==> flow/design.v (excerpt) <==
module convolution_stage2 (
          in1,
          in2,
          in3,
          in4,
          in5,
          in6,
          in7,
          in8,
          clk,
          rst,
          start,
          conv_out
  );
Size: roughly 7200 cells after synthesis, about 8 flip-flops, roughly 810 I/O pins, about 0.063 sq mm of cells after synthesis.
export LEC_CHECK = 0
export CAP_MARGIN = 20
export CORE_MARGIN = 2
export CORE_UTILIZATION = 68
export CTS_CLUSTER_DIAMETER = 223
export CTS_CLUSTER_SIZE = 97
export SETUP_SLACK_MARGIN = 1.96
export SLEW_MARGIN = 20
export TNS_END_PERCENT = 5
create_clock -name core_clock -period 8.15 [get_ports {clk}]
run.sh (not shown) runs the stock make flow with config.mk's settings and CLKGATE_MAP_FILE=.
The starting point completed and failed the layout checks on setup timing.
Next try:
- CORE_UTILIZATION: 68 -> 52
- CTS_CLUSTER_DIAMETER: 223 -> default
- CTS_CLUSTER_SIZE: 97 -> default
- SETUP_SLACK_MARGIN: 1.96 -> default
- TNS_END_PERCENT: 5 -> default
Effect: The new run reached the layout checks and failed them: setup timing; cell count is higher by 5.0%; count of clock-buffer cells in the layout is unchanged; synthesized cell count does not change.
Next try:
- CORE_UTILIZATION: 52 -> 45
- GPL_TIMING_DRIVEN: default -> 0
- clock period: 8.15 -> 14.0 ns (I/O delays scaled with it)
Result: Now the flow completed and failed the layout checks on antenna rules, setup timing. Synthesized area does not change. Non-clock buffer count fell by 1065. Utilization fell by 16 points.

* * *

Starting RTL as in the previous note.
clock: 7.53 ns
lec_check: 0
abc_area: 0
cap_margin: 20
core_aspect_ratio: 0.71
core_margin: 2
core_utilization: 70
cts_cluster_size: 37
gpl_routability_driven: 1
gpl_timing_driven: 1
hold_slack_margin: 0.3
max_routing_layer: met4
setup_slack_margin: 2.15
slew_margin: 25
tns_end_percent: 95
The baseline stopped in 5_1_grt.
Next try:
Settings changed: ABC_AREA 0 to default, CORE_ASPECT_RATIO 0.71 to default, CORE_UTILIZATION 70 to 24, CTS_CLUSTER_SIZE 37 to default, GPL_ROUTABILITY_DRIVEN 1 to default, GPL_TIMING_DRIVEN 1 to default, HOLD_SLACK_MARGIN 0.3 to default, MAX_ROUTING_LAYER met4 to default, SETUP_SLACK_MARGIN 2.15 to default, SLEW_MARGIN 25 to 20, TNS_END_PERCENT 95 to default.
Clock period 7.53 ns to 13.5 ns, I/O delays scaled along.
After rerunning:
- This time the run passed the timing, design-rule and antenna checks
- die area increases to 2.9 times its value
- area after synthesis stays the same
- synthesized cell count is unchanged
Next try:
Settings changed: CORE_UTILIZATION 24 to 68, CTS_CLUSTER_SIZE from default to 41.
Clock period 13.5 ns to 12.2 ns, I/O delays scaled along.
This time the run finished but fails on setup timing.
Utilization goes up by 57 points.
Setup slack degrades by 0.90 ns.
Routed wire length falls by 7.5%.
Design area rises by 0.92%.
Global-route usage increases by 30 points.
Die size came out lower by 64%.
Sequential share of layout area barely changes.
Next try:
Settings changed: CORE_UTILIZATION 68 to 40, CTS_CLUSTER_SIZE 41 to default.
Clock period 12.2 ns to 13.5 ns, I/O delays scaled along.
Now the flow completed with no timing, DRC or antenna violations.
Hold slack gets better by 0.20 ns.
Non-clock buffer count shrinks by 892.
Wire length came out lower by about 1.5%.
Next try:
Settings changed: CORE_UTILIZATION 40 to 64, CTS_CLUSTER_DIAMETER from default to 223, CTS_CLUSTER_SIZE from default to 97.
Clock period 13.5 ns to 8.15 ns, I/O delays scaled along.
Effect:
- Now the flow finished but failed the layout checks on setup timing
- via count increases by about a fifth
- die size decreases by well over a third
- clock-buffer cell count does not change
- global-route usage increases by 17 points
- routed wire length increases by a few percent
- core utilization increases by 38 points
- non-clock buffer count increases by 1112
- worst hold slack loses 1.0 ns
Next try:
Settings changed: CORE_UTILIZATION 64 to 58, CTS_CLUSTER_DIAMETER 223 to default, CTS_CLUSTER_SIZE 97 to default.
Clock period 8.15 ns to 10.0 ns, I/O delays scaled along.
Effect: The new run finished but failed the layout checks on setup timing. Synthesized cell count stays the same. Area after synthesis does not change. Hold slack improved by 0.30 ns. Routed wire length came out lower by 2.8%. Non-clock buffer count came out lower by 11. Setup slack improved by 1.4 ns. Critical path depth came out lower by 4. Via count came out lower by about 3.6%.
